==> inputs of job 6791 <==
Design apollo_top, start of the top module:
module apollo_top(
	input clk,
   input rst_n,
	input rs232_rx,	 
	output rs232_tx,	 
	input[7:0] in_ad_data,
	output out_ad_clk,
	output Sftclk,
	output Lchclk,
	output SDout,
	output test1,
	output test2
    );
wire[7:0] tx_in;
wire tx_write;
wire[7:0] rx_out;
wire rx_over;
my_uart	uart(	.clk(clk),
					.rst_n(rst_n),
					.rs232_rx(rs232_rx),
					.rs232_tx(rs232_tx),
					.tx_in(tx_in),
					.tx_write(tx_write),
					.rx_out(rx_out),
					.rx_over(rx_over)
					);
wire[7:0] recv_in;
wire recv_write;
wire recv_en;
wire recv_rst;
wire [7:0] scode;
wire scode_rdy;
wire [7:0] level;
controller controller(	.clk(clk),
								.rst_n(rst_n),
								.rx_out(rx_out),
								.rx_over(rx_over),
								.recv_in(recv_in),
								.recv_write(recv_write),
								.tx_in(tx_in),
								.tx_write(tx_write),
								.recv_ce(recv_en),
								.recv_rst(recv_rst),
								.scode(scode),
								.scode_rdy(scode_rdy),
								.level(level)
								);
segment_driver segment(	.clk(clk),
								.rst_n(rst_n),
								.bin({2'b00, scode}),
								.refresh(scode_rdy),
								.Sftclk(Sftclk),
								.Lchclk(Lchclk),
								.SDout(SDout));
wire[7:0] ad_data_in;
wire ad_data_rdy;
wire recv_rst_n = rst_n & recv_rst;
ad_driver ad_driver(	.clk(clk),
							.ce(recv_en),
							.rst_n(recv_rst_n),
							.din(in_ad_data),
							.clk_out(out_ad_clk),
							.dout(ad_data_in),
							.ready(ad_data_rdy));
receiver receiver(	.clk(clk),
							.ce(recv_en),
							.rst_n(recv_rst_n),
							.level(level),
							.din(ad_data_in),
							.den(ad_data_rdy),
							.dout(recv_in),
							.drdy(recv_write),
							.test1(test1),
							.test2(test2));
endmodule
export LEC_CHECK = 0
export ABC_AREA = 1
export CAP_MARGIN = 5
export CELL_PAD_IN_SITES_DETAIL_PLACEMENT = 1
export CELL_PAD_IN_SITES_GLOBAL_PLACEMENT = 2
export CORE_ASPECT_RATIO = 1.55
export CORE_MARGIN = 2
export CORE_UTILIZATION = 59
export CTS_CLUSTER_DIAMETER = 25
export CTS_CLUSTER_SIZE = 50
export GPL_ROUTABILITY_DRIVEN = 1
export GPL_TIMING_DRIVEN = 0
export HOLD_SLACK_MARGIN = 0.08
export MAX_ROUTING_LAYER = met4
export MIN_ROUTING_LAYER = met2
export PLACE_DENSITY_LB_ADDON = 0.18
export SETUP_SLACK_MARGIN = 0.44
export SLEW_MARGIN = 35
export TNS_END_PERCENT = 55
create_clock -name core_clock -period 5.04 [get_ports {clk}]
run.sh (not shown) runs the stock make flow with config.mk's settings and CLKGATE_MAP_FILE=.
==> job 8651: changes against job 6791 <==
CELL_PAD_IN_SITES_DETAIL_PLACEMENT = 2   (was 1)
CELL_PAD_IN_SITES_GLOBAL_PLACEMENT = not set   (was 2)
CORE_UTILIZATION = 43   (was 59)
CTS_CLUSTER_DIAMETER = 121   (was 25)
CTS_CLUSTER_SIZE = not set   (was 50)
GPL_ROUTABILITY_DRIVEN = 0   (was 1)
GPL_TIMING_DRIVEN = not set   (was 0)
MAX_ROUTING_LAYER = not set   (was met4)
MIN_ROUTING_LAYER = not set   (was met2)
SETUP_SLACK_MARGIN = not set   (was 0.44)
SLEW_MARGIN = 0   (was 35)
TNS_END_PERCENT = not set   (was 55)
==> results <==
Share of synthesized cell area in and, or, nand and nor gates: job 8651 0.258; job 6791 0.258
Average cell area after synthesis: job 8651 8.52 sq um; job 6791 8.52 sq um
Die extent in y: job 8651 462 microns; job 6791 395 microns
Outcome: job 8651 no timing/DRC/antenna violations; job 6791 did not finish
Last stage reached: job 8651 -; job 6791 global placement without I/O
Yosys stat area: job 8651 58200 sq um; job 6791 58200 sq um
YS warnings: job 8651 17; job 6791 17
Fp_density: job 8651 0.432; job 6791 0.594
Post-synth EDFFs: job 8651 0; job 6791 0
Summed instance area of the synthesized netlist: job 8651 58200 sq um; job 6791 58200 sq um
Standard-cell row count: job 8651 168; job 6791 143
Full die area: job 8651 138000 sq um; job 6791 101000 sq um
Post-synthesis compound-gate area fraction: job 8651 0.0644; job 6791 0.0644
Core box area: job 8651 135000 sq um; job 6791 97900 sq um
Number of standard cells reported by yosys: job 8651 6825; job 6791 6825
Top area contributor share: job 8651 0.575; job 6791 0.575
Xor/xnor share: job 8651 0.0102; job 6791 0.0102
Ys flop type: job 8651 sky130_fd_sc_hd__dfrtp_1; job 6791 sky130_fd_sc_hd__dfrtp_1
Die width: job 8651 299 microns; job 6791 256 microns
Yosys reg bits: job 8651 1376; job 6791 1376
Distinct lib cells used: job 8651 63; job 6791 63
Biggest area consumer among synthesized cells: job 8651 sky130_fd_sc_hd__dfrtp_1; job 6791 sky130_fd_sc_hd__dfrtp_1
Post-synthesis adder-cell area fraction: job 8651 0.0241; job 6791 0.0241

========
==> xenon: inputs <==
apollo_top again, from the RTL that the note above started with.
==> flow/config.mk <==
export PLATFORM = sky130hd
export DESIGN_NAME = apollo_top
export DESIGN_NICKNAME = apollo_top
export VERILOG_FILES = /design/flow/design.v
export SDC_FILE = /design/flow/constraint.sdc
export NUM_CORES = 4
export LEC_CHECK = 0
export CAP_MARGIN = 25
export CORE_MARGIN = 2
export CORE_UTILIZATION = 72
export CTS_CLUSTER_DIAMETER = 28
export CTS_CLUSTER_SIZE = 47
export PLACE_DENSITY_LB_ADDON = 0.0
export SETUP_SLACK_MARGIN = 1.29
export SLEW_MARGIN = 20
==> flow/constraint.sdc <==
create_clock -name core_clock -period 4.38 [get_ports {clk}]
set_input_delay 0.8760 -clock core_clock [delete_from_list [all_inputs] [get_ports {clk}]]
set_output_delay 0.8760 -clock core_clock [all_outputs]
set_load 0.01 [all_outputs]
==> pepper: changes against xenon <==
CAP_MARGIN = 20   (was 25)
CTS_CLUSTER_SIZE = 55   (was 47)
SETUP_SLACK_MARGIN = 1.28   (was 1.29)
==> yarrow: changes against xenon <==
CAP_MARGIN = 20   (was 25)
CTS_CLUSTER_DIAMETER = unset   (was 28)
CTS_CLUSTER_SIZE = unset   (was 47)
PLACE_DENSITY_LB_ADDON = unset   (was 0.0)
SETUP_SLACK_MARGIN = 2.64   (was 1.29)
==> flow/constraint.sdc (replaced) <==
create_clock -name core_clock -period 9.23 [get_ports {clk}]
set_input_delay 1.8460 -clock core_clock [delete_from_list [all_inputs] [get_ports {clk}]]
set_output_delay 1.8460 -clock core_clock [all_outputs]
set_load 0.01 [all_outputs]
==> results.txt <==
Status -> no timing/DRC/antenna violations
Req. time, crit path -> 3.50 ns
Worst skew pair latency -> 0.85 ns
Met1 Use GR -> 40.18%
Drt first pass iters -> 6
Vias in the first global route -> 37640
Combinational share of cell area -> 31.95%
R2R cell count -> 11
Post-CTS Hold Buffers -> 1
Detailed-route wire length per cell -> 19.69 um
Net Sw Frac -> 20.22%
Clk pin slew, worst setup/hold paths -> 0.04 ns
the above is filed under pepper

==> results.txt <==
Status -> no timing/DRC/antenna violations
Vias in the first global route -> 37500
Clk pin slew, worst setup/hold paths -> 0.05 ns
Worst skew pair latency -> 0.85 ns
Drt first pass iters -> 5
Net Sw Frac -> 19.96%
R2R cell count -> 11
Via density -> 5.982
Detailed-route wire length per cell -> 19.58 um
Post-CTS Hold Buffers -> 0
Req. time, crit path -> 3.50 ns
the above is filed under xenon

==> results.txt <==
Met1 Use GR -> 35.63%
Post-CTS setup buffers -> 0
Combinational share of cell area -> 34.47%
Clk pin slew, worst setup/hold paths -> 0.06 ns
Req. time, crit path -> 7.38 ns
Detailed-route wire length per cell -> 16.71 um
R2R cell count -> 12
Vias in the first global route -> 32634
Drt first pass iters -> 5
Status -> no timing/DRC/antenna violations
Worst skew pair latency -> 0.72 ns
Net Sw Frac -> 19.64%
the above is filed under yarrow


========
==> v10: inputs <==
apollo_top again, from the RTL that the note above started with.
==> flow/design.v (excerpt) <==
module apollo_top(
	input clk,
   input rst_n,
	input rs232_rx,	 
	output rs232_tx,	 
	input[7:0] in_ad_data,
	output out_ad_clk,
	output Sftclk,
	output Lchclk,
	output SDout,
	output test1,
	output test2
    );
wire[7:0] tx_in;
wire tx_write;
wire[7:0] rx_out;
wire rx_over;
my_uart	uart(	.clk(clk),
					.rst_n(rst_n),
					.rs232_rx(rs232_rx),
					.rs232_tx(rs232_tx),
					.tx_in(tx_in),
					.tx_write(tx_write),
					.rx_out(rx_out),
					.rx_over(rx_over)
					);
wire[7:0] recv_in;
wire recv_write;
wire recv_en;
wire recv_rst;
wire [7:0] scode;
wire scode_rdy;
wire [7:0] level;
controller controller(	.clk(clk),
								.rst_n(rst_n),
								.rx_out(rx_out),
								.rx_over(rx_over),
								.recv_in(recv_in),
								.recv_write(recv_write),
								.tx_in(tx_in),
								.tx_write(tx_write),
								.recv_ce(recv_en),
								.recv_rst(recv_rst),
								.scode(scode),
								.scode_rdy(scode_rdy),
								.level(level)
								);
segment_driver segment(	.clk(clk),
								.rst_n(rst_n),
								.bin({2'b00, scode}),
								.refresh(scode_rdy),
								.Sftclk(Sftclk),
								.Lchclk(Lchclk),
								.SDout(SDout));
wire[7:0] ad_data_in;
wire ad_data_rdy;
wire recv_rst_n = rst_n & recv_rst;
ad_driver ad_driver(	.clk(clk),
							.ce(recv_en),
							.rst_n(recv_rst_n),
							.din(in_ad_data),
							.clk_out(out_ad_clk),
							.dout(ad_data_in),
							.ready(ad_data_rdy));
receiver receiver(	.clk(clk),
							.ce(recv_en),
							.rst_n(recv_rst_n),
							.level(level),
							.din(ad_data_in),
							.den(ad_data_rdy),
							.dout(recv_in),
							.drdy(recv_write),
							.test1(test1),
							.test2(test2));
endmodule
clock: 4.38 ns
lec_check: 0
cap_margin: 20
core_margin: 2
core_utilization: 72
cts_cluster_diameter: 28
cts_cluster_size: 47
hold_slack_margin: 0.29
place_density_lb_addon: 0.0
setup_slack_margin: 1.29
slew_margin: 20
==> inputs of v23, as changes to v10 <==
- CELL_PAD_IN_SITES_DETAIL_PLACEMENT: not set -> 0
- CORE_ASPECT_RATIO: not set -> 1.55
- CTS_CLUSTER_DIAMETER: 28 -> 121
- CTS_CLUSTER_SIZE: 47 -> not set
- GPL_ROUTABILITY_DRIVEN: not set -> 0
- HOLD_SLACK_MARGIN: 0.29 -> not set
- PLACE_DENSITY_LB_ADDON: 0.0 -> 0.18
- SLEW_MARGIN: 20 -> 15
==> inputs of v31, as changes to v10 <==
- CTS_CLUSTER_DIAMETER: 28 -> not set
- CTS_CLUSTER_SIZE: 47 -> not set
- HOLD_SLACK_MARGIN: 0.29 -> not set
- SETUP_SLACK_MARGIN: 1.29 -> 1.15
==> flow/constraint.sdc (replaced) <==
create_clock -name core_clock -period 4.45 [get_ports {clk}]
set_input_delay 0.8900 -clock core_clock [delete_from_list [all_inputs] [get_ports {clk}]]
set_output_delay 0.8900 -clock core_clock [all_outputs]
set_load 0.01 [all_outputs]
==> results <==
|  | v10 | v31 | v23 |
|---|---|---|---|
| Outcome | complete, no violations | complete, no violations | complete, no violations |
| Comb pwr share | 0.004 | 0.005 | 0.005 |
| M1 wire length | 49200 um | 45200 um | 41200 um |
| Slack of the worst reg-to-reg path | 1150 ps | 1260 ps | 1290 ps |
| Post-cts resize count | 29 | 12 | 22 |
| Worst IR drop on VDD | 0.528 mV | 0.538 mV | 0.491 mV |
| HPWL after DPL | 58900 um | 57500 um | 62300 um |
| Tcrit/Tclk final | 0.749 | 0.722 | 0.728 |
| Fraction of area in registers | 0.505 | 0.542 | 0.546 |
| Aggregate global-route resource usage | 0.288 | 0.244 | 0.251 |
| Post-placement setup slack | 1090 ps | 846 ps | 1010 ps |
| Cell with the most instances on the worst path | - | sky130_fd_sc_hd__o21a_1 | sky130_fd_sc_hd__o21a_1 |
| Highest metal layer with signal wires | met5 | met5 | met4 |
| Net switching power | 6.69 mW | 4.93 mW | 4.67 mW |

========
==> inputs of job 3026 <==
apollo_top again, from the RTL that the note above started with.
## apollo_top
module apollo_top(
	input clk,
   input rst_n,
	input rs232_rx,	 
	output rs232_tx,	 
	input[7:0] in_ad_data,
	output out_ad_clk,
	output Sftclk,
	output Lchclk,
	output SDout,
	output test1,
	output test2
    );
Settings: LEC_CHECK=0, ABC_AREA=1, CAP_MARGIN=5, CELL_PAD_IN_SITES_DETAIL_PLACEMENT=0, CELL_PAD_IN_SITES_GLOBAL_PLACEMENT=0, CORE_ASPECT_RATIO=1.55, CORE_MARGIN=2, CORE_UTILIZATION=71, CTS_CLUSTER_DIAMETER=360, CTS_CLUSTER_SIZE=15, GPL_ROUTABILITY_DRIVEN=1, MAX_ROUTING_LAYER=met4, PLACE_DENSITY_LB_ADDON=0.18, SETUP_SLACK_MARGIN=-0.11, SLEW_MARGIN=40; clock period 2.58 ns.
==> inputs of job 1766, as changes to job 3026 <==
==> flow/config.mk (replaced) <==
export PLATFORM = sky130hd
export DESIGN_NAME = apollo_top
export DESIGN_NICKNAME = apollo_top
export VERILOG_FILES = /design/flow/design.v
export SDC_FILE = /design/flow/constraint.sdc
export NUM_CORES = 4
export LEC_CHECK = 0
export CAP_MARGIN = 20
export CELL_PAD_IN_SITES_DETAIL_PLACEMENT = 0
export CORE_ASPECT_RATIO = 1.55
export CORE_MARGIN = 2
export CORE_UTILIZATION = 72
export CTS_CLUSTER_DIAMETER = 121
export CTS_CLUSTER_SIZE = 25
export GPL_ROUTABILITY_DRIVEN = 0
export HOLD_SLACK_MARGIN = 0.29
export PLACE_DENSITY_LB_ADDON = 0.18
export SETUP_SLACK_MARGIN = 1.29
export SLEW_MARGIN = 15
==> flow/constraint.sdc (replaced) <==
create_clock -name core_clock -period 4.38 [get_ports {clk}]
set_input_delay 0.8760 -clock core_clock [delete_from_list [all_inputs] [get_ports {clk}]]
set_output_delay 0.8760 -clock core_clock [all_outputs]
set_load 0.01 [all_outputs]
==> inputs of job 6679, as changes to job 3026 <==
==> flow/config.mk (replaced) <==
export PLATFORM = sky130hd
export DESIGN_NAME = apollo_top
export DESIGN_NICKNAME = apollo_top
export VERILOG_FILES = /design/flow/design.v
export SDC_FILE = /design/flow/constraint.sdc
export NUM_CORES = 4
export LEC_CHECK = 0
export CAP_MARGIN = 20
export CORE_MARGIN = 2
export CORE_UTILIZATION = 72
export PLACE_DENSITY_LB_ADDON = 0.0
export SETUP_SLACK_MARGIN = 1.33
export SLEW_MARGIN = 20
==> flow/constraint.sdc (replaced) <==
create_clock -name core_clock -period 4.48 [get_ports {clk}]
set_input_delay 0.8960 -clock core_clock [delete_from_list [all_inputs] [get_ports {clk}]]
set_output_delay 0.8960 -clock core_clock [all_outputs]
set_load 0.01 [all_outputs]
==> results <==
metric	job 3026	job 1766	job 6679
Normalized max-slew margin	0.4596	0.2801	0.3096
CP Buf/Inv Count	2	0	2
Number of global-route vias before repair	43583	33256	33566
Area after detailed placement	59870 um2	58460 um2	58380 um2
Non-clock inverter count in the final layout	507	104	104
Number of antenna violations at the first check in global routing	1	0	1
H-tree lvl count	3	2	4
Post-synthesis cell count from yosys	6825	4423	4423
Count of fill cells added during filler insertion	5615	4895	4383
Combinational power share	0.020	0.006	0.005
Part of the cycle the worst path needs	1.069	0.7248	0.7145
Number of diodes	1	0	0
Outcome	failed layout checks	no timing/DRC/antenna violations	no timing/DRC/antenna violations
Violated checks	setup timing	-	-
Path length in cells of the critical path	7	11	6
Internal portion of total power	29.34 mW	15.40 mW	19.70 mW
FF/Latch Area	34310 um2	34320 um2	34320 um2

========
==> inputs of quartz <==
Starting RTL as in the previous note.
make LEC_CHECK=0 ABC_AREA=0 CAP_MARGIN=25 CORE_MARGIN=10 CORE_UTILIZATION=65 CTS_CLUSTER_DIAMETER=254 MAX_ROUTING_LAYER=met5 PLACE_DENSITY_LB_ADDON=0.21 SETUP_SLACK_MARGIN=-0.66 SLEW_MARGIN=20 TNS_END_PERCENT=5 finish   # period 6.76 ns
==> willow (differences from quartz) <==
ABC_AREA = not set   (was 0)
CAP_MARGIN = 20   (was 25)
CORE_MARGIN = 2   (was 10)
CORE_UTILIZATION = 70   (was 65)
CTS_CLUSTER_DIAMETER = not set   (was 254)
MAX_ROUTING_LAYER = not set   (was met5)
PLACE_DENSITY_LB_ADDON = 0.0   (was 0.21)
SETUP_SLACK_MARGIN = 1.28   (was -0.66)
TNS_END_PERCENT = not set   (was 5)
==> flow/constraint.sdc (replaced) <==
create_clock -name core_clock -period 4.38 [get_ports {clk}]
set_input_delay 0.8760 -clock core_clock [delete_from_list [all_inputs] [get_ports {clk}]]
set_output_delay 0.8760 -clock core_clock [all_outputs]
set_load 0.01 [all_outputs]
==> results <==
item                                                                willow           quartz
Post-CTS repair timing setup buffer count                               10                0
Slowest stage cell on the critical path                            dfrtp_1  clkdlybuf4s50_1
Wire length on met2                                               45300 um         44300 um
Clock buffer count from CTS                                            137              139
Met2 layer usage reported by global route                            37.4%            30.2%
Detailed route wirelength on metal3                                2930 um          3520 um
Die Area                                                       0.0837 mm^2       0.100 mm^2
Initial antenna violation count                                          0                4
M1 wire length                                                    45000 um         44000 um
Critical Path Fanout Max                                                 2                4
Quantity of gates resized following cts                                 24                0
Share of the clock period used by the worst path after layout        72.4%            65.5%
PnR worst setup slack                                              1.21 ns          2.33 ns
Tapcells                                                              1060             1155
Setup skew after layout                                          0.0194 ns        0.0284 ns
Largest net degree at the start of global routing                      174              204
Worst R2R Path Depth                                                    13               12
Pre-CTS WS                                                         1.03 ns          3.02 ns
Outcome                                   no timing/DRC/antenna violations  no timing/DRC/antenna violations
Highest Signal Layer                                                  met4             met5
No activity file was given, so power comes from the tool's default toggle rates.
